**flow/run.sh**
```bash
#!/bin/bash
# the make line also repeats each setting of config.mk as NAME=value (left out here)
make -C /OpenROAD-flow-scripts/flow DESIGN_CONFIG=/design/flow/config.mk WORK_HOME=/design/flow/orfs CLKGATE_MAP_FILE= finish
```
**flow/config.mk**
```make
export PLATFORM = sky130hd
export DESIGN_NAME = bitonic_top
export DESIGN_NICKNAME = bitonic_top
export VERILOG_FILES = /design/flow/design.v
export SDC_FILE = /design/flow/constraint.sdc
export NUM_CORES = 4
export LEC_CHECK = 0
export CAP_MARGIN = 20
export CORE_MARGIN = 2
export CORE_UTILIZATION = 40
export SLEW_MARGIN = 20
```
**flow/constraint.sdc**
```tcl
create_clock -name core_clock -period 4.9 [get_ports {clk}]
set_input_delay 0.9800 -clock core_clock [delete_from_list [all_inputs] [get_ports {clk}]]
set_output_delay 0.9800 -clock core_clock [all_outputs]
set_load 0.01 [all_outputs]
```
**flow/design.v**
```verilog
module bitonic_comp #(parameter DATA_WIDTH = 8, POLARITY = 0)
(clk, reset, valid, A, B, H, L, done);
input clk;
input reset;
input valid;
input [DATA_WIDTH-1:0] A;
input [DATA_WIDTH-1:0] B;
output [DATA_WIDTH-1:0] H;
output [DATA_WIDTH-1:0] L;
output done;
reg [DATA_WIDTH-1:0] H_r;
reg [DATA_WIDTH-1:0] L_r;
reg done_r;
wire comp;
assign comp = A < B;
assign H = H_r;
assign L = L_r;
assign done = done_r;
always @(posedge clk) begin
	if(reset) begin
		H_r <= 0;
		L_r <= 0;
		done_r <= 0;
	end else if(valid) begin
		if(POLARITY) begin
			H_r <= comp ? B : A;
			L_r <= comp ? A : B;
		end else begin
			H_r <= comp ? A : B;
			L_r <= comp ? B : A;
		end
		done_r <= 1;
	end else begin
		H_r <= 0;
		L_r <= 0;
		done_r <= 0;
	end
end
endmodule
module bitonic_node #(parameter DATA_WIDTH = 8, NODE_ORDER = 1, NODE_DWIDTH = 8, POLARITY = 1)
(clk, reset, valid, data_in, done, data_out);
input clk;
input reset;
input valid;
input [NODE_DWIDTH-1:0] data_in;
output done;
output [NODE_DWIDTH-1:0] data_out;
localparam NUM_COMP = 2**(NODE_ORDER-1);
genvar i_comp;
wire [NUM_COMP-1:0] nodes_done;
assign done = &nodes_done;
generate for(i_comp = 0; i_comp < NUM_COMP; i_comp = i_comp + 1) begin : comp_gen
	wire [DATA_WIDTH-1:0] A;
	wire [DATA_WIDTH-1:0] B;
	wire [DATA_WIDTH-1:0] H;
	wire [DATA_WIDTH-1:0] L;
	assign A = data_in[DATA_WIDTH*(i_comp + 1)-1-:DATA_WIDTH];
	assign B = data_in[DATA_WIDTH*(i_comp + 1 + NUM_COMP)-1-:DATA_WIDTH];
	assign data_out[DATA_WIDTH*(i_comp + 1)-1-:DATA_WIDTH] = H;
	assign data_out[DATA_WIDTH*(i_comp + 1 + NUM_COMP)-1-:DATA_WIDTH] = L;
	bitonic_comp #(.DATA_WIDTH(DATA_WIDTH), .POLARITY(POLARITY)) comp_constr (.clk(clk), .reset(reset), .valid(valid), .A(A), .B(B), .H(H), .L(L), .done(nodes_done[i_comp]));
end endgenerate
endmodule
module bitonic_block
#(parameter DATA_WIDTH = 8, BLOCK_DEPTH = 1, POLARITY = 0)
(clk, reset, data_in, valid, done, data_out);
input clk;
input reset;
input [2**BLOCK_DEPTH*DATA_WIDTH-1:0] data_in;
input valid;
output done;
output [2**BLOCK_DEPTH*DATA_WIDTH-1:0] data_out;
localparam T_WIDTH = 2**BLOCK_DEPTH*DATA_WIDTH;
localparam STATE_NUMS = $clog2(BLOCK_DEPTH + 1);
wire [T_WIDTH-1:0] bstage_outs [BLOCK_DEPTH:0];
wire [BLOCK_DEPTH:0] bstage_ready;
assign bstage_outs[0] = data_in;
assign bstage_ready[0] = valid;
assign done = bstage_ready[BLOCK_DEPTH] == 1;
assign data_out = done ? bstage_outs[BLOCK_DEPTH] : 0;
genvar i_bstage;
genvar i_node;
generate for(i_bstage = 0; i_bstage < BLOCK_DEPTH; i_bstage = i_bstage + 1) begin : bstage_gen
	localparam n_nodes = 2**i_bstage;
	wire [n_nodes-1:0] nodes_ready;
	assign bstage_ready[i_bstage + 1] = &nodes_ready;
	for(i_node = 0; i_node < n_nodes; i_node = i_node + 1) begin : node_gen
		localparam NODE_DWIDTH = DATA_WIDTH * 2**(BLOCK_DEPTH - i_bstage);
		wire [NODE_DWIDTH-1:0] node_data_in;
		assign node_data_in = bstage_outs[i_bstage][NODE_DWIDTH*(i_node+1)-1-:NODE_DWIDTH];
		wire [NODE_DWIDTH-1:0] node_data_out;
		bitonic_node #(.DATA_WIDTH(DATA_WIDTH), .NODE_ORDER(BLOCK_DEPTH - i_bstage), .NODE_DWIDTH(NODE_DWIDTH), .POLARITY(POLARITY)) node_constr (.clk(clk), .reset(reset), .valid(bstage_ready[i_bstage]), .data_in(node_data_in), .done(nodes_ready[i_node]), .data_out(node_data_out));
		assign bstage_outs[i_bstage+1][NODE_DWIDTH*(i_node+1)-1-:NODE_DWIDTH] = node_data_out;
	end
end endgenerate
endmodule
module bitonic_top
#(parameter NUM_INPUT = 16, DATA_WIDTH = 8)
(clk, reset, data_in, valid, done, data_out);
input clk;
input reset;
input [NUM_INPUT * DATA_WIDTH - 1:0] data_in;
input valid;
output done;
output [NUM_INPUT * DATA_WIDTH - 1:0] data_out;
localparam STAGES = $clog2(NUM_INPUT);
localparam ALL_WIDTH = NUM_INPUT * DATA_WIDTH;
wire [ALL_WIDTH - 1:0] stage_data [STAGES:0];
wire [STAGES:0] stage_ready;
assign stage_data[0] = data_in;
assign stage_ready[0] = valid;
assign done = stage_ready[STAGES] == 1;
assign data_out = stage_data[STAGES];
genvar i_stage;
genvar i_block;
generate for(i_stage = 0; i_stage < STAGES; i_stage = i_stage + 1) begin : stages_gen
	localparam BLOCK_COUNT = NUM_INPUT/(2**(i_stage+1));
	localparam BLOCK_DWIDTH = DATA_WIDTH*2**(i_stage+1);
	localparam BLOCK_DEPTH = i_stage + 1;
	wire [BLOCK_COUNT - 1:0] blks_done;
	assign stage_ready[i_stage+1] = &blks_done;
	for(i_block = 0; i_block < BLOCK_COUNT; i_block = i_block + 1) begin
		wire [BLOCK_DWIDTH-1:0] block_in;
		wire [BLOCK_DWIDTH-1:0] block_out;
		assign block_in = stage_data[i_stage][BLOCK_DWIDTH*(i_block+1)-1-:BLOCK_DWIDTH];
		assign stage_data[i_stage+1][BLOCK_DWIDTH*(i_block+1)-1-:BLOCK_DWIDTH] = block_out;
		bitonic_block #(.DATA_WIDTH(DATA_WIDTH), .BLOCK_DEPTH(BLOCK_DEPTH), .POLARITY(i_block%2)) blk_const (.clk(clk), .reset(reset), .data_in(block_in), .data_out(block_out), .done(blks_done[i_block]), .valid(stage_ready[i_stage]));
	end
end endgenerate
endmodule
```
==> summary.txt, run 1 <==
The flow run is done. In the post-synthesis netlist, the cell with the most instances is sky130_fd_sc_hd__dfxtp_1. Number of global-route vias before repair landed at 57910. Post-cts sizing count landed at 0. After synthesis, the share of flip-flops with an asynchronous set or reset is 0.

The net count of the finished layout is 8995. The timing report attributes the biggest portion of critical-path delay to buffers and inverters. Worst reg-to-reg setup slack landed at 1.65 ns. Once layout is complete, the utilization of the core stands at 0.4451. The final route contains 63790 vias.

In this run the cell area of the synthesized design comes to 75460 µm². Placeable core area landed at 187600 µm². Required arrival time at the worst endpoint landed at 3.92 ns. The worst setup path is captured at a primary output. Register share after synthesis landed at 0.3422. Setup repair after global routing left no endpoint under its margin. The congestion estimate from routability-driven global placement came to 0.9030. Per the post-synthesis report, the nets total 9218. The cell type that accounts for the most area after synthesis is sky130_fd_sc_hd__dfxtp_1.

Post-synthesis cell count from yosys landed at 8527. Synthesis area per yosys landed at 75460 µm². Hold-check failures listed in the final report amount to 0. Yosys reported a register bit count of 1290.

Worst slack at placement landed at 1.239 ns. Total internal power landed at 18230 µW. Compound-cell area share of the yosys netlist landed at 0.1884. The cell-mix breakdown from Yosys lists the XOR/XNOR area share as 0. For this run the aggregate overflow at the end of global routing stands at 0. Headroom to the max-slew limit came out at 0.2649. The main area contributors are sky130_fd_sc_hd__dfxtp_1 (34%), sky130_fd_sc_hd__ha_1 (9.3%), sky130_fd_sc_hd__nand3_1 (8.0%).

The share of total power dissipated in combinational logic is 0.058. STA classifies the critical path startpoint as a register. Arrival time at the worst endpoint landed at 2.88 ns. The timing report notes that buffer and inverter cells on the critical path total 2.

OpenROAD warning count landed at 35. Setup total negative slack on the finished layout was measured at 0 ns. Total I/O pin count landed at 260. Per the detail_route report, routed wire per instance is 18.64 µm.

Horizontal die dimension landed at 438.3 µm. In this run the worst hold path is classified as register to register. The clock network consumes a total of 11900 µW. The group that draws the most power in this run is the clock network. Initial DRC count landed at 5075. Simple-gate share of the synthesized area landed at 0.2212. Clock tree synthesis selected as its root buffer the cell sky130_fd_sc_hd__clkbuf_16. The initial utilization of the core area, before any placement, comes to 0.4022. The slowest stage of the critical path belongs to the cell sky130_fd_sc_hd__dfxtp_2. Top cell type's share of synthesized area landed at 0.3422. The worst register-to-register path depth is 7. Number of logic stages on the critical path including buffering landed at 3. Looking at the clock tree report, the H-tree level count equals 4. After detailed routing, the number of remaining DRC violations is 0. Worst setup skew after layout landed at 0.05422 ns. Total global-route track usage landed at 0.2027. Row count landed at 159. The final timing report counts setup violations totalling 0. In the CTS report, the clock slew at the register clock pins of the worst setup and hold paths is listed as 0.06 ns. Critical path's largest stage delay landed at 0.82 ns. The chip occupies 192100 µm². Counting flops with a built-in enable in the synthesized netlist gives 0. The report gives the cell count of the worst hold path as 2. Largest vdd supply drop landed at 0.3404 mV. Count of nets left with antenna violations after detail routing landed at 0. The wire length recorded after detailed routing is 203600 µm. Adder and majority gate portion of the synthesized area landed at 0.09285.

For reference, the top cells by count after synthesis are sky130_fd_sc_hd__dfxtp_1 (1290), sky130_fd_sc_hd__nand3_1 (1199), sky130_fd_sc_hd__nand2_1 (600). The warning tally printed by Yosys for this design is 10. Signed area change from the synthesized netlist to the final layout landed at 10.65%.

Detailed placement finished with a half-perimeter wire length of 151100 µm. At the pin with the least slew margin, the transition time is 1.095 ns. In this run, distinct cell masters in the synthesized netlist total 52. Entering global routing, the biggest net connects 149 pins. For the sequential group, total power comes out at 10700 µW.

Count of input and output buffers landed at 259. The tree built by TritonCTS fans out to 1290 sinks. Maximum achievable frequency landed at 0.2590 GHz. Per-cell via count in the routed design landed at 5.841. Dividing the final minimum period by the clock period gives 0.7880.

The first global-routing pass estimated 321000 µm of wire. Vertical die dimension landed at 438.3 µm. Setup slack on the critical path of the routed design comes to 1.039 ns. In this run the critical path is formed by buf_4 > and2_1 > clkdlybuf4s50_1. For reference, the top logic cell family by area is simple AND/OR/NAND/NOR gates. The most critical setup path has its endpoint at data_out[122]. Number of detailed-route iterations in the first pass landed at 6. Number of buffers inserted during clock tree synthesis landed at 148. Each instance of the synthesized netlist takes up on average 8.850 µm². Final critical path time including I/O delays and setup landed at 3.861 ns.

For this design, the CTS-stage hold fixing added 0 buffers. Ratio of total power to cell area landed at 287.5 nW/µm². In the synthesized netlist the dominant register cell turns out to be sky130_fd_sc_hd__dfxtp_1.

Synthesis produced a netlist whose cell count is 8527. In this run the power spent charging and discharging nets is 5771 µW. Setup fix buffers added after clock tree synthesis landed at 0.

Fraction of power consumed by sequential logic landed at 0.447. In the final report, the number of pins over their slew limit comes to 0. The number of antenna violations at the first check in global routing is 1. The power report attributes to the clock group a share of 0.495. Switching share of power landed at 0.2404. Largest driver fanout on the critical path landed at 68. TritonCTS built the clock tree. Max-cap violations in this run came to 0. For reference, the most critical setup path is categorized as register to primary output. The run finished with no timing, DRC or antenna violations.

Mux cell area share after synthesis landed at 0.08247. Counting along the longest clock path gives a buffer depth of 3. Per the skew report, the later register of the worst-skew pair sees a clock latency of 0.84 ns. The power report puts the leakage power at 0.02918 µW.

The final power report lists total power as 24000 µW. Combinational-cell power consumption landed at 1400 µW.
stage by stage:
stage / hold slack [ns] / cell area [µm²] / cells
floorplan: 0.4526 / 75460 / 8527
finish: 0.4810 / 83500 / 10920
CTS: 0.4828 / 83490 / 10920
detailed placement: 0.4847 / 78120 / 10650
global placement: 0.4783 / 78120 / 10650
global route: 0.5070 / 83500 / 10920
metal layers:
layer / track usage / vias to the layer above / part of all wire
li1: - / 31220 / -
met1: 0.2721 / 30380 / 0.45
met2: 0.3294 / 1865 / 0.46
met3: 0.02679 / 330 / 0.050
met4: 0.07803 / 0 / 0.035
met5: 0 / - / 0
area by class of cell:
cell class / instances / area, µm²
fillers: 18090 / 104100
well taps: 2495 / 3122
diodes: 1 / 2.502
clock inverters: 90 / 1305
clock buffers: 182 / 4063
repair buffers: 338 / 3373
flip-flops and latches: 1290 / 25830
multi-input cells: 6102 / 44180
inverters: 424 / 1624
==> run 2, diff against run 1 <==
ABC_AREA = 1   (was default)
CAP_MARGIN = 10   (was 20)
CORE_UTILIZATION = 72   (was 40)
CTS_CLUSTER_DIAMETER = 213   (was default)
CTS_CLUSTER_SIZE = 15   (was default)
HOLD_SLACK_MARGIN = 0.28   (was default)
SETUP_SLACK_MARGIN = -0.1   (was default)
clock period = 2.01 ns   (was 4.9 ns; I/O delays follow)
==> run 2 against run 1 <==
  * Now fails the layout checks on negative setup slack
  * Worst hold slack worse by 0.13 ns
  * Clock power rose by 45%
  * Design area decreased by 1.6%
  * Clock skew is 0.018 ns lower
  * Sequential share of layout area up 0.52 points
  * Core utilization grew 41 points
  * Largest power group is now sequential cells
  * Sequential power grew 140%
  * Count of clock-buffer cells in the layout decreased by 81
==> summary.txt, run 2 <==
The flow run is done. The run finished, with violations left. In this run the layout check failures are negative setup slack. Post-route fraction of the period consumed by the critical path landed at 1.311. Vertical die dimension landed at 315.7 µm.

The total area inside the core boundary comes to 96570 µm². Share of total power in combinational logic landed at 0.135. Setup repair after global routing could not meet its margin everywhere. Number of sinks driven by the clock tree landed at 1290. Summed over all layers, the global routing overflow is 0. Setup slack of the critical path after layout landed at -0.6258 ns. The design draws 50310 µW.

Yosys synthesis warning count landed at 10. Global placement routability congestion landed at 1.009. STA classifies the critical path endpoint as a register.

Max-slew violation total from the final report landed at 0. Row count landed at 114. Per the OpenROAD power report, leakage power amounts to 0.03654 µW. Count of placed standard cells including taps landed at 12040. The launch point of the worst min-delay path is recorded as data_in[74]. The tree is rooted in a sky130_fd_sc_hd__clkbuf_16.

Top cell type's share of synthesized area landed at 0.3691. Largest driver fanout on the critical path landed at 8. Adder and majority gate portion of the synthesized area landed at 0.1001. Endpoints failing hold in the final report were tallied at 0. Starting utilization of the core area landed at 0.7246. Based on the critical path, the design can be clocked at up to 0.3794 GHz. For reference, the mux area share after synthesis is 0. Per the synth stats, the flop cell with the highest instance count is sky130_fd_sc_hd__dfxtp_1. For the final routed database, the setup TNS stands at -37.36 ns. Largest vdd supply drop landed at 0.6026 mV.

Mapped cell area landed at 69970 µm². Latest clock arrival within the worst-skew pair landed at 0.72 ns. Per report_power, the top consumer among the power groups is sequential cells. Total global-route track usage landed at 0.3717.

The largest total area in the synthesized netlist belongs to sky130_fd_sc_hd__dfxtp_1. Logic depth along the worst register-to-register path is recorded as 12. Broken down by cell family, the worst path's largest delay share belongs to simple AND/OR/NAND/NOR gates. The path class of the tightest hold or removal check is input port to register. TritonCTS built the clock tree. Total I/O pin count landed at 260. The worst setup path is launched from a register. Flop and latch count out of synthesis landed at 1290.

Leaving out filler cells and counting taps, the final layout contains 12200. Total of max-cap violations landed at 0. On the worst setup and hold paths after CTS, the clock-pin slew comes to 0.09 ns. Critical path's largest stage delay landed at 0.37 ns. Entering global routing, the biggest net connects 68 pins. Combinational-cell power consumption landed at 6790 µW. The DRC violation total left in the routed layout is recorded as 0. The timing report shows the most common cell along the critical path to be sky130_fd_sc_hd__nand2_1. Post-synthesis area per instance landed at 6.630 µm². Xor/xnor share of the synthesized area landed at 0. Clock group power landed at 17300 µW. Largest buffer count on any clock path landed at 3. TritonCTS created 95 clock buffers. The critical path in this run is classified as register to register. Walking the critical path from launch to capture passes 12 cell instances.

Final HPWL from detailed placement landed at 142100 µm. Power spread over the standard cell area amounts to 612.5 nW/µm². For reference, the top logic cell family by area is simple AND/OR/NAND/NOR gates. Per the synth stats, the proportion of register bits with asynchronous set or reset is 0. Horizontal die dimension landed at 315.7 µm. Global-route wire length before repair landed at 304000 µm. The stage logs contain a warning count of 33. The final layout contains 11610 nets.

Count of nets left with antenna violations after detail routing landed at 0. Buffer and inverter count on the worst path landed at 4. Per-cell via count in the routed design landed at 5.743. For this run, the chip area from Yosys synthesis comes to 69970 µm². Count of input and output buffers landed at 259. The number of cells on the worst hold path is listed as 3.

The smallest clock period supported by the final layout is computed as 2.636 ns. Distinct cell type count after synthesis landed at 20. Fraction of power consumed by sequential logic landed at 0.521. In this run, power in flip-flops and latches comes to 26200 µW. Switching power as a fraction of the total was reported as 0.2584. Final-layout fill cell count landed at 5667. For this run, the detailed router's first-pass iteration total came to 10. The clock H-tree reported by CTS has 3 levels.

According to the timing report, the data required time at the worst endpoint equals 2.58 ns. For this run, the register share of the synthesized area comes to 0.3691. Number of antenna violations at the first check in global routing landed at 8. Signed area change from the synthesized netlist to the final layout landed at 17.40%. Floorplan net count landed at 11250. Per the synthesis report, the simple-gate share of the synthesized area is 0.3003. Number of global-route vias before repair landed at 61580.

The commonest cells after synthesis are sky130_fd_sc_hd__nand2_1 (2452), sky130_fd_sc_hd__nor2_1 (1542), sky130_fd_sc_hd__inv_1 (1377). Cell internal power was estimated by the tool at 37310 µW. In the post-synthesis netlist, the biggest area contributors are sky130_fd_sc_hd__dfxtp_1 (37%), sky130_fd_sc_hd__nand2_1 (13%), sky130_fd_sc_hd__ha_1 (10%). The routed design shows a wire length per standard cell of 16.99 µm. Yosys mapped a number of flops with a built-in enable equal to 0. Chip footprint landed at 99690 µm². Yosys stat counts 10550 cells in the synthesized netlist. Post-cts hold-fix buffer tally landed at 0. The critical path's slowest stage uses the library cell sky130_fd_sc_hd__dfxtp_4. Of the total synthesized cell area, the portion taken by AND-OR and OR-AND cells is 0.1179. On the critical path the data arrives at 3.21 ns. The critical path goes through buf_12 > clkbuf_16 > nand2_1 > inv_1 > ha_1 > nand2_1 > o21a_4 > buf_4 > nand2_8 > nand2_1 > nand2_1 > nor2_1.

The clock arrives with 0.03590 ns of skew. Summed over all nets, the switching power comes to 13000 µW. Synthesized netlist cell count landed at 10550. The final report lists the setup-violating endpoint count as 400. The routed design has 207300 µm of wire. After the first detailed-routing iteration, the DRC count stood at 7772. Across all register-to-register paths, the minimum setup slack is -0.63 ns. Part of the total power dissipated in the clock network landed at 0.344. Vias after detailed routing landed at 70080. Per the slew report, the remaining headroom to the max-slew limit stands at 0.6779. The transition time recorded at the tightest slew-check pin is 0.4825 ns. The most frequently used library cell after synthesis is sky130_fd_sc_hd__nand2_1.
-- run 2: per-layer routing --
layer,global-route usage,wire length [µm]
met1,0.4209,74190
met2,0.6510,98560
met3,0.04808,16260
met4,0.2572,18190
met5,0,82
-- run 2: what timing repair did --
item                                    4_1_cts  5_1_grt
endpoints found under the setup margin      163      385
gates cloned                                  0       35
pin swaps                                     0       78
resized                                     130      471
endpoints found under the hold margin         0        0
buffers inserted                              0       36
-- run 2: per-stage QoR --
stage / instance area (µm²) / worst slack, ns / util / hold WS (ns)
after floorplan: 70150 / -0.1029 / - / 0.4516
after global placement: 77220 / -0.1494 / 0.7997 / 0.4727
after detailed placement: 77220 / -0.2400 / 0.7997 / 0.4647
after CTS: 79710 / -0.4831 / 0.8254 / 0.3214
after global routing: 82140 / -0.6591 / 0.8506 / 0.3719
final: 82140 / -0.6258 / 0.8507 / 0.3461
-- run 2: final cells by class --
type	count	area, µm²	share of cell area
Clock buffer	101	2442	0.02973
Sequential cell	1290	25840	0.3146
Tap cell	1276	1597	0.01944
Timing Repair Buffer	888	9465	0.1152
Clock inverter	4	35.03	0.0004265
Multi-Input combinational cell	7264	37580	0.4575
Inverter	1377	5174	0.06298
Antenna cell	3	7.507	0.00009139
==> run 3, diff against run 2 <==
CORE_ASPECT_RATIO = 0.9   (was default)
HOLD_SLACK_MARGIN = default   (was 0.28)
SETUP_SLACK_MARGIN = 0.6   (was -0.1)
clock period = 2.29 ns   (was 2.01 ns; I/O delays follow)
==> run 3 against run 2 <==
  * The layout still fails its checks (negative setup slack)
  * Final cell count down 2.0%
  * Highest routed layer unchanged
  * Die size about the same
  * Critical path depth down 1
  * First-iteration DRC count down 0.76%
  * Sequential cell count unchanged
  * Synthesized cell count unchanged
  * Worst hold slack better by 0.032 ns
  * Core utilization down 1.5 points
  * Clock power down 12%
==> summary.txt, run 3 <==
The flow run is done. The power report lists the combinational group at 5680 µW. Post-route fraction of the period consumed by the critical path landed at 1.147. Number of nets at the end of the flow landed at 11380. The total overflow left after global routing is 0. Leakage power figure landed at 0.03425 µW.

TritonCTS built the clock tree. During synthesis, Yosys emitted a total of 10 warnings. The cell family contributing the most delay on the critical path is simple AND/OR/NAND/NOR gates. The critical path is of the register to register type. For this design, the sink count on the clock tree is 1290.

Largest driver fanout on the critical path landed at 7. After clock tree synthesis, the clock-pin slew on the worst setup and hold paths is 0.08 ns. The worst setup path is captured at a register. Data on the critical path arrives at its endpoint at 3.17 ns.

Final critical path time including I/O delays and setup landed at 2.626 ns. The checks that failed were negative setup slack. After routing the design area is 80470 µm².

Vias after detailed routing landed at 69360. Across all stage logs, warnings added up to 32. Vertical die dimension landed at 299.7 µm. Clock group power landed at 15300 µW.

For reference, the critical path cell chain is buf_12 > buf_12 > buf_4 > nand2_1 > ha_1 > nand2_1 > o21a_2 > buf_4 > nand3_1 > nand2_1 > nor2_1. Number of cells on the worst hold path landed at 3. Of the total synthesized cell area, the portion taken by full adders, half adders and majority gates is 0.1001. Final HPWL from detailed placement landed at 139000 µm. The area fraction of the largest cell type after synthesis is 0.3691. The detailed placer reported the number of placed instances as 11730. For this run, the chip area from Yosys synthesis comes to 69970 µm². Note that the worst hold path type here is input port to register.

Number of buffers inserted during clock tree synthesis landed at 95. Signed area change from the synthesized netlist to the final layout landed at 15.00%. Count of nets left with antenna violations after detail routing landed at 0. The flow reports an fmax of 0.3807 GHz.

After synthesis, the share of cell area in mux cells is 0. The number of global-route vias before repair came to 60540. Fraction of power consumed by sequential logic landed at 0.523. The synthesized instance count is 10550. The cell-mix breakdown from Yosys lists the XOR/XNOR area share as 0. Number of detailed-route iterations in the first pass landed at 9. Ratio of total power to cell area landed at 547.2 nW/µm². Hold violation total from the final report landed at 0. Among the stages of the critical path, the cell type that occurs most often is sky130_fd_sc_hd__nand2_1. Count of library flops with an enable pin landed at 0. Total internal power landed at 32550 µW. Mapped cell area landed at 69970 µm². Looking at the critical path, the single cell with the biggest stage delay is sky130_fd_sc_hd__nor2_1.

Post-cts hold-fix buffer tally landed at 0. Share of total power in combinational logic landed at 0.129. The floorplan step defined a core boundary enclosing 96350 µm². Post-synthesis area per instance landed at 6.630 µm².

In the final report, the number of endpoints failing setup comes to 15. Among the non-sequential cells, simple AND/OR/NAND/NOR gates take the most area. Worst hold-check slack landed at 0.3782 ns.

Compound-cell area share of the yosys netlist landed at 0.1179. Of the total power, the clock network draws 0.348. The final timing report lists clock skew as 0.02068 ns. Post-synth the commonest register cell is sky130_fd_sc_hd__dfxtp_1. Of all cell types, the one taking the most synthesized area is sky130_fd_sc_hd__dfxtp_1.

Share of flip-flops with an asynchronous set or reset after synthesis landed at 0. After floorplanning, the core was divided into 108 placement rows. Power in sequential cells landed at 23000 µW. On the worst path, the slowest cell contributes a delay of 0.49 ns. The setup check on the worst reg-to-reg path leaves a slack of -0.34 ns. Counting both buffers and inverters, the worst setup path holds a total of 4. Setup slack of the critical path after layout landed at -0.3365 ns.

The number of nets handed over by synthesis was 11250. The chip occupies 99690 µm². Of all power groups, the one with the highest power is sequential cells. The global routing report lists combined usage of all routing layers as 0.3656.

The synthesis run shows the most used standard cells to be sky130_fd_sc_hd__nand2_1 (2452), sky130_fd_sc_hd__nor2_1 (1542), sky130_fd_sc_hd__inv_1 (1377). CTS placed an instance of sky130_fd_sc_hd__clkbuf_16 at the clock tree root. The worst register-to-register path has a depth of 11. Distinct cell type count after synthesis landed at 20. Per the detail_route report, routed wire per instance is 17.21 µm.

Logged for this run, the post-placement worst setup slack is 0.007996 ns. Initial DRC count landed at 7713. Largest buffer count on any clock path landed at 3.

The congestion estimate from routability-driven global placement came to 0.9942. Required arrival time at the worst endpoint landed at 2.83 ns. Count of input and output buffers landed at 259. After detailed routing, the total wire length is 205900 µm. The worst setup path is launched from a register. Latest clock arrival within the worst-skew pair landed at 0.70 ns. Post-synthesis cell count from yosys landed at 10550. Of the synthesized area, sequential elements account for 0.3691. Transition time of the tightest slew-check pin landed at 0.6109 ns.

Per-cell via count in the routed design landed at 5.799. The first global-routing pass estimated 301400 µm of wire. Largest vdd supply drop landed at 0.6450 mV.

In this run the cell area measured after placement is 75060 µm². Number of H-tree levels landed at 3. Simple-gate share of the synthesized area landed at 0.3003.

The most frequently used library cell after synthesis is sky130_fd_sc_hd__nand2_1. Setup TNS landed at -2.022 ns. The slew check shows that the tightest pin keeps a relative margin of 0.5912. The final report lists a non-filler cell total of 11960. Setup repair after global routing could not meet its margin everywhere. Switching share of power landed at 0.2607.

The run finished, with violations left. The number of antenna violations at the first check in global routing was 10. The floorplan step records an initial core utilization of 0.7262. Number of logic stages on the critical path including buffering landed at 11. For reference, the top cells by area after synthesis are sky130_fd_sc_hd__dfxtp_1 (37%), sky130_fd_sc_hd__nand2_1 (13%), sky130_fd_sc_hd__ha_1 (10%).

Pins over their slew limit in the final report were tallied at 0. Pin placement for this block handled 260 I/O pins. Entering global routing, the biggest net connects 83 pins. Horizontal die dimension landed at 332.6 µm. Per the run summary, max-cap violations total 0.

Post-detailed-route DRC marker count landed at 0. The post-synth register bit count is 1290. Switching power landed at 11480 µW. STA lists the startpoint of the worst hold path as data_in[15].
run 3: area by class of cell:
type / instances / area [µm²]
inverters: 1377 / 5179
multi-input cells: 7267 / 38560
clock inverters: 3 / 33.78
clock buffers: 102 / 2467
fillers: 6124 / 15880
repair buffers: 655 / 6799
diodes: 2 / 5.005
well taps: 1265 / 1583
flip-flops and latches: 1290 / 25840
run 3: timing repair:
action	in CTS	in global routing
buffers inserted	15	67
cloned	9	34
endpoints found under the setup margin	1070	1283
gates resized	509	365
pin swaps	11	60
run 3: metrics by stage:
stage	util	total power (µW)
floorplan	-	27600
global placement	0.7790	28530
detailed placement	0.7790	28770
CTS	0.8075	43660
global route	0.8352	45540
finish	0.8352	44030
run 3: per-layer routing:
metal / GRT usage / vias to the layer above / share of wire
met3: 0.04657 / 937 / 0.084
li1: - / 33420 / -
met4: 0.1950 / 16 / 0.069
met2: 0.6336 / 3721 / 0.47
met5: 0 / - / 0.00059
met1: 0.4444 / 31260 / 0.38
==> run 4, diff against run 3 <==
ABC_AREA = default   (was 1)
CAP_MARGIN = 25   (was 10)
CELL_PAD_IN_SITES_GLOBAL_PLACEMENT = 1   (was default)
CORE_ASPECT_RATIO = 1.17   (was 0.9)
CORE_MARGIN = 5   (was 2)
CORE_UTILIZATION = 35   (was 72)
CTS_CLUSTER_DIAMETER = 175   (was 213)
CTS_CLUSTER_SIZE = default   (was 15)
GPL_ROUTABILITY_DRIVEN = 0   (was default)
GPL_TIMING_DRIVEN = 1   (was default)
HOLD_SLACK_MARGIN = 0.26   (was default)
SETUP_SLACK_MARGIN = 0.06   (was 0.6)
SLEW_MARGIN = 0   (was 20)
TNS_END_PERCENT = 50   (was default)
clock period = 1.66 ns   (was 2.29 ns; I/O delays follow)
==> run 4 against run 3 <==
  * The layout still fails its checks (negative setup slack)
  * Worst setup slack worse by 0.44 ns
  * Via count up 3.1%
  * Largest power group is now the clock network
  * Clock power up 120%
  * Sequential power up 37%
  * Global-route usage down 16 points
  * First-iteration DRC count down 49%
  * Synthesized area up 7.8%
  * Highest routed layer is now met4
==> summary.txt, run 4 <==
The flow run is done. Power in sequential cells landed at 31600 µW. Required arrival time at the worst endpoint landed at 2.42 ns. Xor/xnor share of the synthesized area landed at 0.

The main area contributors are sky130_fd_sc_hd__dfxtp_1 (34%), sky130_fd_sc_hd__ha_1 (9.3%), sky130_fd_sc_hd__nand3_1 (8.0%). The H-tree was split into 4 levels. For reference, the post-synthesis area per instance comes to 8.850 µm². Looking at the gate-level netlist, the highest instance count belongs to sky130_fd_sc_hd__dfxtp_1. In the final run the clock tree shows a worst skew of 0.02706 ns. Compound-cell area share of the yosys netlist landed at 0.1884. The die is 512.3 µm tall. Count of input and output buffers landed at 259. Buffer and inverter count on the worst path landed at 6.

Global-route wire length before repair landed at 374600 µm. Across all layers, the routed design uses 71530 vias. Per the hold report, the tightest min-delay path originates at data_in[41]. The commonest cells after synthesis are sky130_fd_sc_hd__dfxtp_1 (1290), sky130_fd_sc_hd__nand3_1 (1199), sky130_fd_sc_hd__nand2_1 (600). Summed over all nets, the half-perimeter wirelength after detailed placement is 187200 µm.

Flop and latch count out of synthesis landed at 1290. Row count landed at 184. The worst setup path is launched from a register. The longest incremental delay of any stage on the critical path is reported as 0.36 ns. Leakage power figure landed at 0.04205 µW. OpenROAD warning count landed at 29. The slew check shows that the tightest pin keeps a relative margin of 0.4928. Top cell type's share of synthesized area landed at 0.3422. The detail route stage leaves a number of antenna-violating nets equal to 0. Combinational-cell power consumption landed at 6400 µW. In the synthesized netlist the dominant register cell turns out to be sky130_fd_sc_hd__dfxtp_1. The floorplan step records an initial core utilization of 0.3513. The timing report attributes the biggest portion of critical-path delay to buffers and inverters. Total I/O pin count landed at 260. The registers of the reported paths see a clock transition of 0.06 ns. The net count after synthesis is 9218. Worst reg-to-reg setup slack landed at -0.78 ns. Per report_power, the top consumer among the power groups is the clock network. Max-cap violations in this run came to 0. Chip footprint landed at 225000 µm².

Hold timing on the final database bottoms out at a slack of 0.3266 ns. The net switching power in the latest report is 17060 µW. For this run, the register share of the synthesized area comes to 0.3422. Hold violation total from the final report landed at 0.

Synthesized netlist cell count landed at 8527. Mux cell area share after synthesis landed at 0.08247. In this run the standard cell core region covers 214800 µm². Post-route fraction of the period consumed by the critical path landed at 1.468.

Counting cells, the worst reg-to-reg path comes to 13. Number of nets at the end of the flow landed at 11180. Number of antenna violations at the first check in global routing landed at 1.

Worst slack at placement landed at -0.9924 ns. Number of cells on the worst hold path landed at 4. The final timing report gives a worst setup slack of -0.7761 ns. Mapped cell area landed at 75460 µm².

Max-slew violation total from the final report landed at 0. Post-synthesis cell count from yosys landed at 8527. Final critical path time including I/O delays and setup landed at 2.436 ns. The report lists the cells along the critical path as buf_12 > buf_12 > buf_6 > and2_4 > ha_4 > a21oi_4 > o211ai_1 > buf_4 > o21ai_4 > buf_6 > nand3_1 > a21oi_1 > buf_4. Number of global-route vias before repair landed at 68980. The reasons given for failing layout checks are negative setup slack. Number of detailed-route iterations in the first pass landed at 7. The routed design shows a wire length per standard cell of 17.95 µm. The largest individual stage delay along the critical path comes from the cell sky130_fd_sc_hd__dfxtp_4.

For this block, the initial DRC count from the detailed router was 3958. Synthesis area per yosys landed at 75460 µm². In this run the clock root is driven by a sky130_fd_sc_hd__clkbuf_16. The share of total power dissipated in sequential elements is 0.443. The type recorded for the worst min-delay path is input port to register. Counting along the longest clock path gives a buffer depth of 3. Dividing total power by cell area gives a power density of 674.2 nW/µm².

Arrival time at the worst endpoint landed at 3.19 ns. Summed over the clock group, the power is 33200 µW. Per the OpenROAD timing report, the critical path contains 13 cells. Total global-route track usage landed at 0.2015. The synthesis report lists the Yosys warning total as 10. Count of library flops with an enable pin landed at 0.

Simple-gate share of the synthesized area landed at 0.2212. Of the total synthesized cell area, the portion taken by full adders, half adders and majority gates is 0.09285. Synthesis instantiated 52 different standard cells from the library. VDD sags by at most 0.9445 mV. Per the detail_route report, vias per standard cell equal 5.302. For reference, the most critical setup path is categorized as register to register. Instance area at placement landed at 95530 µm². For the worst-skew pair, the clock arrives at the later sink with an insertion delay of 0.81 ns. The script computed the net switching share of total power as 0.2396. Entering global routing, the biggest net connects 65 pins. Total internal power landed at 54140 µW.

TritonCTS built the clock tree. Area of all placed cells without fillers landed at 105600 µm². The pin closest to its max-slew limit shows a slew of 0.7600 ns. The clock net in this run drives a total of 1290 sinks.

Final tally of setup violations landed at 1339. The flow ran to the end, but the layout failed its checks. Setup repair after global routing could not meet its margin everywhere. Per the detail_route report, DRC violations left total 0. Power comes to 71200 µW. Total overflow reported by the global router landed at 0. The worst setup path is captured at a register. In the final timing run, aggregate negative setup slack is -566.76 ns.

Horizontal die dimension landed at 439.3 µm. Total length of routed wires landed at 242100 µm. The critical path maximum fanout is 8. Relative to the synthesized area, the layout overhead comes to 39.95%. Per the synthesis report, the dominant area consumer among library cells is sky130_fd_sc_hd__dfxtp_1. Number of buffers inserted during clock tree synthesis landed at 143. Derived from the worst setup path, the maximum achievable clock frequency is 0.4105 GHz. Part of the total power dissipated in the clock network landed at 0.467. Of all flip-flops after synthesis, the portion carrying an async set or reset was 0.

Share of total power in combinational logic landed at 0.090. Among the non-sequential cells, simple AND/OR/NAND/NOR gates take the most area.
==> run 4: area by class of cell <==
cell class                 count  area [µm²]
sequential                  1290       25870
clock buffer                 190        4068
inverter                     424        1634
tap                         2883        3607
multi-input combinational   6111       47060
clock inverter                72       970.9
fill                       20150      109200
antenna                        1       2.502
timing repair buffer        2521       22400
==> run 4: metrics by stage <==
| stage | utilization | instances |
|---|---|---|
| after floorplan | - | 8527 |
| after global placement | 0.4448 | 13010 |
| after detailed placement | 0.4448 | 13010 |
| after CTS | 0.4763 | 13400 |
| after global routing | 0.4917 | 13490 |
| final | 0.4917 | 13490 |
==> run 4: metal layers <==
| metal | global-route usage | routed length (µm) | vias to the layer above |
|---|---|---|---|
| li1 | - | - | 35640 |
| met1 | 0.2322 | 97170 | 33870 |
| met2 | 0.3758 | 125800 | 1599 |
| met3 | 0.02365 | 8204 | 421 |
| met4 | 0.07999 | 10940 | 0 |
| met5 | 0 | 0 | - |
==> run 4: repair_timing <==
action | CTS | global route
gates resized | 400 | 567
gates cloned | 13 | 36
endpoints found under the hold margin | 109 | 0
buffers inserted | 25 | 55
setup endpoints to repair | 1386 | 1409
pin swaps | 34 | 222
hold buffers | 99 | 0
==> run 5, diff against run 4 <==
CAP_MARGIN = 20   (was 25)
CELL_PAD_IN_SITES_GLOBAL_PLACEMENT = default   (was 1)
CORE_ASPECT_RATIO = default   (was 1.17)
CORE_MARGIN = 2   (was 5)
CORE_UTILIZATION = 72   (was 35)
CTS_CLUSTER_DIAMETER = default   (was 175)
GPL_ROUTABILITY_DRIVEN = default   (was 0)
GPL_TIMING_DRIVEN = default   (was 1)
HOLD_SLACK_MARGIN = default   (was 0.26)
SETUP_SLACK_MARGIN = 0.39   (was 0.06)
SLEW_MARGIN = 20   (was 0)
TNS_END_PERCENT = default   (was 50)
clock period = 1.38 ns   (was 1.66 ns; I/O delays follow)
==> run 5 against run 4 <==
  * The flow now stops in clock tree synthesis
  * Synthesized area is the same
  * Die size shrank 52%
  * Synthesized cell count is the same
==> summary.txt, run 5 <==
Implementation results. The flow did not finish. The flow stopped in clock tree synthesis. The tool reported: "[ERROR DPL-0033] detailed placement checks failed during check placement". Among the non-sequential cells, simple AND/OR/NAND/NOR gates take the most area. The cell area that synthesis handed to floorplanning was 75460 µm². In this run, the synthesized area fraction spent on adder and majority cells is recorded as 0.09285. Top cell type's share of synthesized area landed at 0.3422. Sorting the synthesized cells by area gives the leading types as sky130_fd_sc_hd__dfxtp_1 (34%), sky130_fd_sc_hd__ha_1 (9.3%), sky130_fd_sc_hd__nand3_1 (8.0%). The chip area line in the Yosys stat output reads 75460 µm². In the synthesized netlist, the number of instances is 8527.

Detailed placement finished with a half-perimeter wire length of 187500 µm. Post-synthesis cell count from yosys landed at 8527. The floorplan report gives the top-level pin count as 260. By instance count, the leading cell after synthesis is sky130_fd_sc_hd__dfxtp_1. Distinct cell type count after synthesis landed at 52.

At the placement stage, the worst setup path has a slack of -1.225 ns. The buffer_ports step reported a buffer count of 259. Placeable core area landed at 103800 µm². According to the floorplan report, the die height is 327.7 µm.

Count of library flops with an enable pin landed at 0. Yosys synthesis warning count landed at 10. Simple-gate share of the synthesized area landed at 0.2212. By count the netlist is led by sky130_fd_sc_hd__dfxtp_1 (1290), sky130_fd_sc_hd__nand3_1 (1199), sky130_fd_sc_hd__nand2_1 (600).

Post-synthesis area per instance landed at 8.850 µm². According to the floorplan report, the total die area is 107400 µm². sky130_fd_sc_hd__dfxtp_1 takes more of the synthesized area than any other cell.

Horizontal die dimension landed at 327.7 µm. The share of the Yosys chip area taken by registers is 0.3422. The synthesis stat section lists a flop and latch total of 1290. Of the total synthesized cell area, the portion taken by XOR and XNOR cells is 0. Compound-cell area share of the yosys netlist landed at 0.1884.

Share of flip-flops with an asynchronous set or reset after synthesis landed at 0. Detailed placement reports a standard cell area of 94540 µm². For reference, the placement row count at floorplan is 118. The number of nets handed over by synthesis was 9218. Global placement routability congestion landed at 1.023. Measured against the total synthesized area, the mux share comes to 0.08247. The commonest register cell is sky130_fd_sc_hd__dfxtp_1. Starting utilization of the core area landed at 0.7271.
run 5: through the flow:
step	util	total power, µW	instances
floorplan	-	42940	8527
global placement	0.9108	45480	11650
detailed placement	0.9108	45920	11650
==> run 6, diff against run 5 <==
CTS_CLUSTER_DIAMETER = 28   (was default)
CTS_CLUSTER_SIZE = 51   (was default)
PLACE_DENSITY_LB_ADDON = 0.0   (was default)
SETUP_SLACK_MARGIN = 0.2   (was 0.39)
TNS_END_PERCENT = 5   (was default)
clock period = 0.661 ns   (was 1.38 ns; I/O delays follow)
==> run 6 against run 5 <==
  * The flow again stops in clock tree synthesis
  * Synthesized area stayed put
  * Die size stayed put
  * Synthesized cell count stayed put
==> summary.txt, run 6 <==
Implementation results. The Yosys step of the flow raised 10 warnings. Per the gpl log, the routability congestion estimate is 1.053. Of the total synthesized cell area, the portion taken by AND, OR, NAND and NOR gates is 0.2212. Counting flops with an async set or reset pin after synthesis yields a share of 0.

Of the synthesized area, sequential elements account for 0.3422. Top cell type's share of synthesized area landed at 0.3422. Per the synthesis report, the number of distinct cell types is 52. In the post-synthesis netlist, the biggest area contributors are sky130_fd_sc_hd__dfxtp_1 (34%), sky130_fd_sc_hd__ha_1 (9.3%), sky130_fd_sc_hd__nand3_1 (8.0%). Floorplan net count landed at 9218. In this run the cell area of the synthesized design comes to 75460 µm². For this design, Yosys synthesis ends with a cell count of 8527.

Port buffering added 259 buffers. Adder and majority gate portion of the synthesized area landed at 0.09285. Total I/O pin count landed at 260. The first error in the log reads "[ERROR DPL-0038] Utilization greater than 100%, impossible to legalize". In the placement report, post-DP HPWL is listed as 191800 µm.

Placeable core area landed at 103800 µm². Xor/xnor share of the synthesized area landed at 0. Compound-cell area share of the yosys netlist landed at 0.1884. sky130_fd_sc_hd__dfxtp_1 is the most common cell in the netlist. Post-synthesis area per instance landed at 8.850 µm².

For reference, the placement row count at floorplan is 118. The die is 327.7 µm tall. Worst slack at placement landed at -1.944 ns. It got as far as clock tree synthesis and failed there. Synthesized netlist cell count landed at 8527. After synthesis, the share of cell area in mux cells is 0.08247. The cell type that accounts for the most area after synthesis is sky130_fd_sc_hd__dfxtp_1. The commonest register cell is sky130_fd_sc_hd__dfxtp_1.

The chip occupies 107400 µm². Among the non-sequential cells, simple AND/OR/NAND/NOR gates take the most area. Synthesis area per yosys landed at 75460 µm².

The commonest cells after synthesis are sky130_fd_sc_hd__dfxtp_1 (1290), sky130_fd_sc_hd__nand3_1 (1199), sky130_fd_sc_hd__nand2_1 (600). For this configuration, the core starts out at a cell density of 0.7271. The flow did not finish. The floorplan step set the die width to 327.7 µm. The synthesized design contains 0 enable-type register cells. Flop and latch count out of synthesis landed at 1290.
-- run 6: stage by stage --
| stage | std cells | util | area (µm²) | total power (µW) | setup TNS, ns |
|---|---|---|---|---|---|
| after global placement | 11600 | 0.9040 | 93830 | 94890 | -1856.16 |
| after floorplan | 8527 | - | 75990 | 89430 | -1686.13 |
| after detailed placement | 11600 | 0.9040 | 93830 | 95800 | -1971.10 |
==> run 7, diff against run 6 <==
CTS_CLUSTER_DIAMETER = 392   (was 28)
CTS_CLUSTER_SIZE = default   (was 51)
PLACE_DENSITY = 0.35   (was default)
PLACE_DENSITY_LB_ADDON = default   (was 0.0)
SETUP_SLACK_MARGIN = default   (was 0.2)
TNS_END_PERCENT = default   (was 5)
clock period = 2.37 ns   (was 0.661 ns; I/O delays follow)
==> run 7 against run 6 <==
  * The layout now fails its checks (negative setup slack)
  * Synthesized area stayed put
  * Die size stayed put
  * Synthesized cell count stayed put
==> summary.txt, run 7 <==
The flow run is done. Setup TNS landed at -56.43 ns. Post-route fraction of the period consumed by the critical path landed at 1.372. The tightest min-delay check is of the input port to register type. When the netlist entered floorplanning its net count stood at 9218.

The run did not pass the layout checks because of negative setup slack. The detail route stage leaves a number of antenna-violating nets equal to 0. The worst pin sits at a relative slew slack of 0.2050. After detailed routing, the average wire length per cell comes to 25.16 µm. The share of total power dissipated in combinational logic is 0.083. Largest buffer count on any clock path landed at 3.

Largest vdd supply drop landed at 0.8125 mV. Part of the total power dissipated in the clock network landed at 0.464. Post-synthesis, Yosys gives the total cell area as 75460 µm². The flow ran to the end, but the layout failed its checks. Per the OpenROAD floorplan log, the height of the die is 327.7 µm.

Power in sequential cells landed at 22100 µW. Yosys reports that the most numerous cell types are sky130_fd_sc_hd__dfxtp_1 (1290), sky130_fd_sc_hd__nand3_1 (1199), sky130_fd_sc_hd__nand2_1 (600). Mapped cell area landed at 75460 µm². The script computed a power per unit cell area of 527.6 nW/µm².

In this run the layout overhead on the synthesized area is reported as 22.75%. Required arrival time at the worst endpoint landed at 3.09 ns. Fraction of power consumed by sequential logic landed at 0.453. In the Yosys report the total cell count is 8527.

Hold violation total from the final report landed at 0. Yosys mapped the design onto 52 distinct sky130hd cell types. Switching power landed at 12050 µW.

Final HPWL from detailed placement landed at 156200 µm. The tool warning count for the run is 31. The timing report attributes the biggest portion of critical-path delay to AND-OR/OR-AND gates. Along the worst path, the maximum fanout reaches 7.

Entering global routing, the biggest net connects 81 pins. According to the floorplan report, the die width is 327.7 µm. The first global-routing pass estimated 356100 µm of wire. Per the detailed placement report, the placed cell area equals 82050 µm².

Yosys synthesis warning count landed at 10. For the worst flop-to-flop path, the logic depth is 10. Row count landed at 118. STA classifies the critical path startpoint as a register. Total overflow reported by the global router landed at 0. 260 I/O pins were placed. For reference, the mux area share after synthesis is 0.08247.

Xor/xnor share of the synthesized area landed at 0. The commonest register cell is sky130_fd_sc_hd__dfxtp_1. Detailed routing inserted a total of 76980 vias. Of the total synthesized cell area, the portion taken by AND-OR and OR-AND cells is 0.1884.

Count of library flops with an enable pin landed at 0. Simple-gate share of the synthesized area landed at 0.2212. The tool flagged a number of max-cap violations equal to 0.

Per-cell via count in the routed design landed at 7.227. Total length of routed wires landed at 268000 µm. Setup repair after global routing could not meet its margin everywhere. After synthesis, the cell types taking the most area are sky130_fd_sc_hd__dfxtp_1 (34%), sky130_fd_sc_hd__ha_1 (9.3%), sky130_fd_sc_hd__nand3_1 (8.0%). In this run the full chip footprint comes out at 107400 µm². The critical path runs through a total of 10 cells. The biggest area contributor in the post-synthesis netlist is sky130_fd_sc_hd__dfxtp_1. In this run the most critical hold path is launched from data_in[111]. Total internal power landed at 36820 µW. The worst setup path is captured at a register.

Among all stages on the critical path, the largest delay is contributed by sky130_fd_sc_hd__dfxtp_4. Clock tree synthesis selected as its root buffer the cell sky130_fd_sc_hd__clkbuf_16. The critical path contains buffers and inverters numbering 3 combined. Number of detailed-route iterations in the first pass landed at 13. In the setup report, the worst path falls into the class register to register. Summed over all routing layers, the global router reports a total usage of 0.4037.

Flop and latch count out of synthesis landed at 1290. The most frequently used library cell after synthesis is sky130_fd_sc_hd__dfxtp_1. The share of the Yosys chip area taken by registers is 0.3422. Arrival time at the worst endpoint landed at 3.97 ns.

Transition time of the tightest slew-check pin landed at 1.183 ns. The highest clock rate this design can be run at is 0.3076 GHz. Leakage power figure landed at 0.03487 µW. Per the CTS log, the maximum H-tree level is 4. Post-detailed-route DRC marker count landed at 0.

TritonCTS created 136 clock buffers. From the final report, the count of setup violators was given as 300. Latest clock arrival within the worst-skew pair landed at 0.81 ns.

The area fraction of the largest cell type after synthesis is 0.3422. The finished cells cover 92630 µm². Max-slew violation total from the final report landed at 0.

The final timing report gives a worst setup slack of -0.8813 ns. In the synthesized netlist, the dominant kind of combinational cell is simple AND/OR/NAND/NOR gates. Number of global-route vias before repair landed at 67560. The core region is 103800 µm².

Starting utilization of the core area landed at 0.7271. Post-synthesis area per instance landed at 8.850 µm². Synthesized netlist cell count landed at 8527. Final critical path time including I/O delays and setup landed at 3.251 ns. The placement summary gives the final routability congestion estimate as 0.9825.

Adder and majority gate portion of the synthesized area landed at 0.09285. Per report_power, the top consumer among the power groups is the clock network. The synthesis report gives the async set-or-reset register share as 0.

TritonCTS built the clock tree. The detailed router finished its first iteration with 10360 violations. Critical path's largest stage delay landed at 0.48 ns. Worst reg-to-reg setup slack landed at -0.88 ns.

Count of input and output buffers landed at 259. The report lists the cells along the critical path as buf_12 > nand2_2 > ha_4 > a21oi_2 > o211ai_1 > buf_4 > o21ai_4 > buf_6 > nand3_1 > a21oi_1. For the final database, setup skew stands at 0.03543 ns. Switching power as a fraction of the total was reported as 0.2466.

Number of sinks driven by the clock tree landed at 1290. The worst hold path passes through 3 cells. Number of antenna violations at the first check in global routing landed at 34. In the CTS report, the clock slew at the register clock pins of the worst setup and hold paths is listed as 0.07 ns. Number of nets at the end of the flow landed at 9831.

Per report_power, the Clock row totals 22700 µW. Combinational-cell power consumption landed at 4070 µW.
run 7: layout make-up:
class                           instances  area [µm²]
Multi-Input combinational cell       6125       47730
Sequential cell                      1290       25850
Fill cell                            4723       11160
Timing Repair Buffer                 1163       10920
Clock buffer                          183        3872
Tap cell                             1380        1727
Inverter                              424        1624
Clock inverter                         68       857.1
Antenna cell                           19       47.55
run 7: per-stage QoR:
stage                     total power [µW]  std cells  hold slack, ns    util  setup slack [ns]
after floorplan                      24910       8527          0.4526       -          0.001752
after global placement               25820      10150          0.4651  0.7906           -0.3145
after detailed placement             25980      10150          0.4783  0.7906           -0.4246
after CTS                            47880      10470          0.3797  0.8490          -0.09186
after global routing                 49840      10640          0.4078  0.8921            -1.205
final                                48870      10650          0.3911  0.8925           -0.8813
run 7: per-layer routing:
layer,vias to the layer above,part of all wire,GRT usage
li1,33020,-,-
met1,35760,0.34,0.4565
met2,6006,0.45,0.6922
met3,2172,0.11,0.06763
met4,32,0.11,0.2868
met5,-,0.0011,0
run 7: timing repair:
action	4_1_cts	5_1_grt
gates cloned	28	37
setup buffers	43	135
gates resized	591	730
setup endpoints to repair	220	454
pin swaps	106	321
hold buffers	0	0
==> run 8, diff against run 7 <==
ABC_AREA = 1   (was default)
CORE_UTILIZATION = 70   (was 72)
CTS_CLUSTER_DIAMETER = default   (was 392)
PLACE_DENSITY = default   (was 0.35)
clock period = 1.43 ns   (was 2.37 ns; I/O delays follow)
==> run 8 against run 7 <==
  * The flow now stops in global routing
  * Synthesized cell count is 24% higher
  * Synthesized area is 7.3% lower
  * Die size is 4.6% lower
==> summary.txt, run 8 <==
Implementation results. The run stopped with a tool error. It got as far as global routing and failed there. The first error in the log reads "[ERROR GRT-0232] Routing congestion too high. Check the congestion heatmap in the GUI". Mux cell area share after synthesis landed at 0. Total overflow reported by the global router landed at 13300. Floorplan net count landed at 11250.

Of the total synthesized cell area, the portion taken by full adders, half adders and majority gates is 0.1001. Flop and latch count out of synthesis landed at 1290. The root buffer cell chosen for the clock tree is sky130_fd_sc_hd__clkbuf_16. Count of placed standard cells including taps landed at 13400. Number of buffers inserted during clock tree synthesis landed at 133. Post-synthesis cell count from yosys landed at 10550. Starting utilization of the core area landed at 0.7089.

Row count landed at 115. From left edge to right edge, the die measures 320.2 µm. The gate-level netlist out of Yosys references 20 unique cell types.

The most common cell in the synthesized netlist is sky130_fd_sc_hd__nand2_1. The synthesis run identifies the leading combinational cell family as simple AND/OR/NAND/NOR gates. Total global-route track usage landed at 1.065.

For reference, the post-synthesis area per instance comes to 6.630 µm². The synthesized netlist occupies a cell area of 69970 µm². Per the placement log, port buffering inserted 259 buffers. Count of library flops with an enable pin landed at 0. Final HPWL from detailed placement landed at 163500 µm. The placed instances occupy a cell area of 89090 µm². Yosys synthesis warning count landed at 10.

Largest buffer count on any clock path landed at 3. Number of H-tree levels landed at 4. In this run the count of I/O pins placed on the die edge is 260. The synthesized design spends more area on one cell type than any other, namely sky130_fd_sc_hd__dfxtp_1. Top cell type's share of synthesized area landed at 0.3691.

The placement summary gives the final routability congestion estimate as 1.027. The chip occupies 102500 µm². Share of flip-flops with an asynchronous set or reset after synthesis landed at 0.

The commonest cells after synthesis are sky130_fd_sc_hd__nand2_1 (2452), sky130_fd_sc_hd__nor2_1 (1542), sky130_fd_sc_hd__inv_1 (1377). Compound-cell area share of the yosys netlist landed at 0.1179. The main area contributors are sky130_fd_sc_hd__dfxtp_1 (37%), sky130_fd_sc_hd__nand2_1 (13%), sky130_fd_sc_hd__ha_1 (10%). Placeable core area landed at 98710 µm².

After synthesis, the chip area reported by Yosys is 69970 µm². Vertical die dimension landed at 320.2 µm. The cell-mix breakdown from Yosys lists the simple-gate area share as 0.3003. Looking at the cell usage after synthesis, the top flip-flop cell is sky130_fd_sc_hd__dfxtp_1.

Per the post-synthesis report, the number of cells in the design is 10550. In this run, the synthesized area fraction spent on xor and xnor cells is recorded as 0. Number of sinks driven by the clock tree landed at 1290. Register share after synthesis landed at 0.3691.
run 8: metrics by stage:
step	utilization	setup WS [ns]
4_1_cts	0.9504	-1.017
3_5_place_dp	0.9025	-0.7034
3_3_place_gp	0.9025	-0.6134
2_1_floorplan	-	-0.5332
run 8: timing repair:
| action | in CTS |
|---|---|
| hold buffers | 0 |
| setup endpoints to repair | 1287 |
| setup buffers | 1 |
| gates cloned | 1 |
| resized | 186 |
run 8: layer usage:
metal  GRT usage  GRT overflow
met4       1.208          2279
met1      0.8893            73
met5      0.4775             5
met3      0.7408            86
met2       1.516         10860
==> run 9, diff against run 8 <==
ABC_AREA = default   (was 1)
CAP_MARGIN = 25   (was 20)
CELL_PAD_IN_SITES_GLOBAL_PLACEMENT = 2   (was default)
CORE_ASPECT_RATIO = 1.17   (was default)
CORE_UTILIZATION = 35   (was 70)
CTS_CLUSTER_DIAMETER = 234   (was default)
GPL_ROUTABILITY_DRIVEN = 0   (was default)
GPL_TIMING_DRIVEN = 1   (was default)
HOLD_SLACK_MARGIN = 0.26   (was default)
SLEW_MARGIN = 0   (was 20)
TNS_END_PERCENT = 95   (was default)
clock period = 1.66 ns   (was 1.43 ns; I/O delays follow)
==> run 9 against run 8 <==
  * The layout now fails its checks (negative setup slack)
  * Die size increased by 110%
  * Synthesized area increased by 7.8%
  * Synthesized cell count decreased by 19%
==> summary.txt, run 9 <==
The flow run is done. The flow ran to the end, but the layout failed its checks. A clean result was blocked by negative setup slack. Before antenna repair, the detailed router went through 5 iterations. Utilization after layout landed at 0.4953. Final tally of setup violations landed at 1323. The data required time reported for the critical path is 2.39 ns. Total I/O pin count landed at 260. Sorting the synthesized cells by area gives the leading types as sky130_fd_sc_hd__dfxtp_1 (34%), sky130_fd_sc_hd__ha_1 (9.3%), sky130_fd_sc_hd__nand3_1 (8.0%). The final timing report gives a worst setup slack of -0.7803 ns. The number of global-route vias before repair is 70250.

The sequential power reported by the tool is 31600 µW. Chip footprint landed at 219300 µm². In the final layout, the fill cell count is 20490. Timing would allow up to 0.4098 GHz. Of the total power, the clock network draws 0.469. According to the finish report, the design has a final net count of 11360. Worst reg-to-reg setup slack landed at -0.78 ns. Final critical path time including I/O delays and setup landed at 2.440 ns. Summed over all combinational cells, the power is 6720 µW.

Setup repair after global routing could not meet its margin everywhere. Number of antenna violations at the first check in global routing landed at 10. Per the hold report, the tightest min-delay path originates at data_in[54]. The synthesis report gives the async set-or-reset register share as 0. Per the synthesis report, the simple-gate share of the synthesized area is 0.2212. Number of H-tree levels landed at 4. Floorplan net count landed at 9218. By area, the combinational part of the netlist is dominated by simple AND/OR/NAND/NOR gates. Number of sinks driven by the clock tree landed at 1290. Number of cells traversed by the worst register-to-register path landed at 13. The synthesis report names the predominant flop master as sky130_fd_sc_hd__dfxtp_1. Sorting the Yosys area breakdown by cell type puts at the top sky130_fd_sc_hd__dfxtp_1. Vias after detailed routing landed at 71770.

Clock group power landed at 33800 µW. Largest driver fanout on the critical path landed at 8. In the global route stage, overall resource usage came out at 0.2246. Share of total power in combinational logic landed at 0.093. Met2 track utilization from global routing landed at 0.4201. Worst hold-check slack landed at 0.3446 ns. The worst setup path is launched from a register. Number of cells on the worst hold path landed at 4. STA classifies the critical path endpoint as a register. In this run, synthesis inferred 0 flip-flops with an integrated enable. Vertical die dimension landed at 506.3 µm.

The floorplan has 184 rows. Xor/xnor share of the synthesized area landed at 0. Fraction of power consumed by sequential logic landed at 0.438.

The first global-routing pass estimated 394500 µm of wire. Final HPWL from detailed placement landed at 200400 µm. Top cell type's share of synthesized area landed at 0.3422. The number of cells reported by Yosys stat comes to 8527. Checking max transition, the worst relative margin is 0.3591. Leakage power figure landed at 0.04279 µW. Adder and majority gate portion of the synthesized area landed at 0.09285. Dividing the final minimum period by the clock period gives 1.470.

Final routed wire length divided by cell count landed at 18.69 µm. Per the synthesis report, the AND-OR/OR-AND share of the synthesized area is 0.1884. Switching power landed at 17190 µW.

After synthesis, the share of cell area in mux cells is 0.08247. The slowest stage of the critical path is the sky130_fd_sc_hd__dfxtp_4 cell. Synthesis handed over a netlist of 8527 instances.

Per-cell via count in the routed design landed at 5.248. Dividing total power by cell area gives a power density of 678.8 nW/µm². The share of the Yosys chip area taken by registers is 0.3422. From synthesis to final layout, the design area changed by 40.83%. OpenSTA, run right after detailed placement, puts the worst setup slack at -1.044 ns. Number of non-filler instances in the completed layout landed at 13680. The tool flagged a number of max-cap violations equal to 0. Largest vdd supply drop landed at 0.8632 mV. Worst setup skew after layout landed at 0.02229 ns.

Dividing the synthesized area by the synthesized cell count gives 8.850 µm². Grouping stages by cell kind, the critical path spends the most delay in buffers and inverters. The timing report gives the biggest stage delay along the critical path as 0.43 ns. In this run the cell area of the synthesized design comes to 75460 µm². Recorded from the global router log, the overflow total was 0. The detail route stage leaves a number of antenna-violating nets equal to 0. Max-slew violation total from the final report landed at 0. Buffer and inverter count on the worst path landed at 6. Summed over all layers, the routed wires come to 255500 µm.

Cell internal power was estimated by the tool at 54950 µW. Initial DRC count landed at 3611. Clock slew seen by the registers of the worst setup and hold paths landed at 0.06 ns.

The die is 433.3 µm wide. The min-delay analysis places its worst path in the category input port to register. In the routed design, unresolved DRC markers number 0. Transition time of the tightest slew-check pin landed at 0.9540 ns. The script computed the net switching share of total power as 0.2383. In the post-synthesis netlist, the cell with the most instances is sky130_fd_sc_hd__dfxtp_1.

Per the placement report, the placed cell count is 13170. Met3 track demand over resource in global routing landed at 0.02399. Looking at the setup timing report, the critical path kind is register to register. TritonCTS built the clock tree. Global route summary, busiest routing layer listed as met2. Endpoints failing hold in the final report were tallied at 0. Count of input and output buffers landed at 259.

Largest buffer count on any clock path landed at 3. The largest part of the power goes to the clock network. Summing over the stages, the warning tally comes to 31.

In this run, distinct cell masters in the synthesized netlist total 52. The data arrival time reported for the critical path is 3.17 ns. TritonCTS created 147 clock buffers. Entering global routing, the biggest net connects 61 pins.

The STA report counts the stages on the worst setup path as 13. Synthesis area per yosys landed at 75460 µm². As reported, the later end of the worst-skew pair has a clock insertion delay of 0.81 ns. The warning tally printed by Yosys for this design is 10. Flop and latch count out of synthesis landed at 1290. The floorplan step defined a core boundary enclosing 214600 µm². The tree is rooted in a sky130_fd_sc_hd__clkbuf_16.

The cell sequence reported for the critical path is buf_12 > buf_8 > and2_4 > ha_4 > a21oi_2 > o211ai_1 > buf_4 > o21ai_4 > buf_12 > buf_6 > nand3_2 > a21oi_2 > buf_6. Yosys reports that the most numerous cell types are sky130_fd_sc_hd__dfxtp_1 (1290), sky130_fd_sc_hd__nand3_1 (1199), sky130_fd_sc_hd__nand2_1 (600). Routing resource usage on met1 recorded by global route was 0.2459. Starting utilization of the core area landed at 0.3517.
-- run 9: cell type report --
class | count | area (µm²) | share of cell area
Clock inverter | 71 | 855.8 | 0.008053
Clock buffer | 195 | 4213 | 0.03964
Multi-Input combinational cell | 6114 | 46610 | 0.4386
Sequential cell | 1290 | 25850 | 0.2432
Antenna cell | 8 | 20.02 | 0.0001884
Inverter | 424 | 1624 | 0.01528
Timing Repair Buffer | 2691 | 23500 | 0.2211
Tap cell | 2883 | 3607 | 0.03394
-- run 9: through the flow --
step	power (µW)	setup TNS, ns	instance area, µm²
after floorplan	35700	-383.72	76290
after global placement	38260	-685.60	96890
after detailed placement	38330	-704.68	96890
after CTS	73010	-598.91	104400
after global routing	74990	-731.87	106300
final	72140	-572.70	106300
-- run 9: layer usage --
layer  vias to the layer above  share of wire  routed length [µm]
met2                      1396           0.52              133600
met3                       461          0.028                7103
li1                      36000              -                   -
met4                         4          0.057               14510
met5                         -        0.00012                  30
met1                     33910           0.39              100300
-- run 9: what timing repair did --
action	CTS	global route
cloned	18	14
buffers inserted	43	41
gates resized	651	301
pin swaps	46	142
hold buffers	123	0
endpoints found under the hold margin	114	0
endpoints found under the setup margin	1265	1404
No activity file was given, so power comes from the tool's default toggle rates.
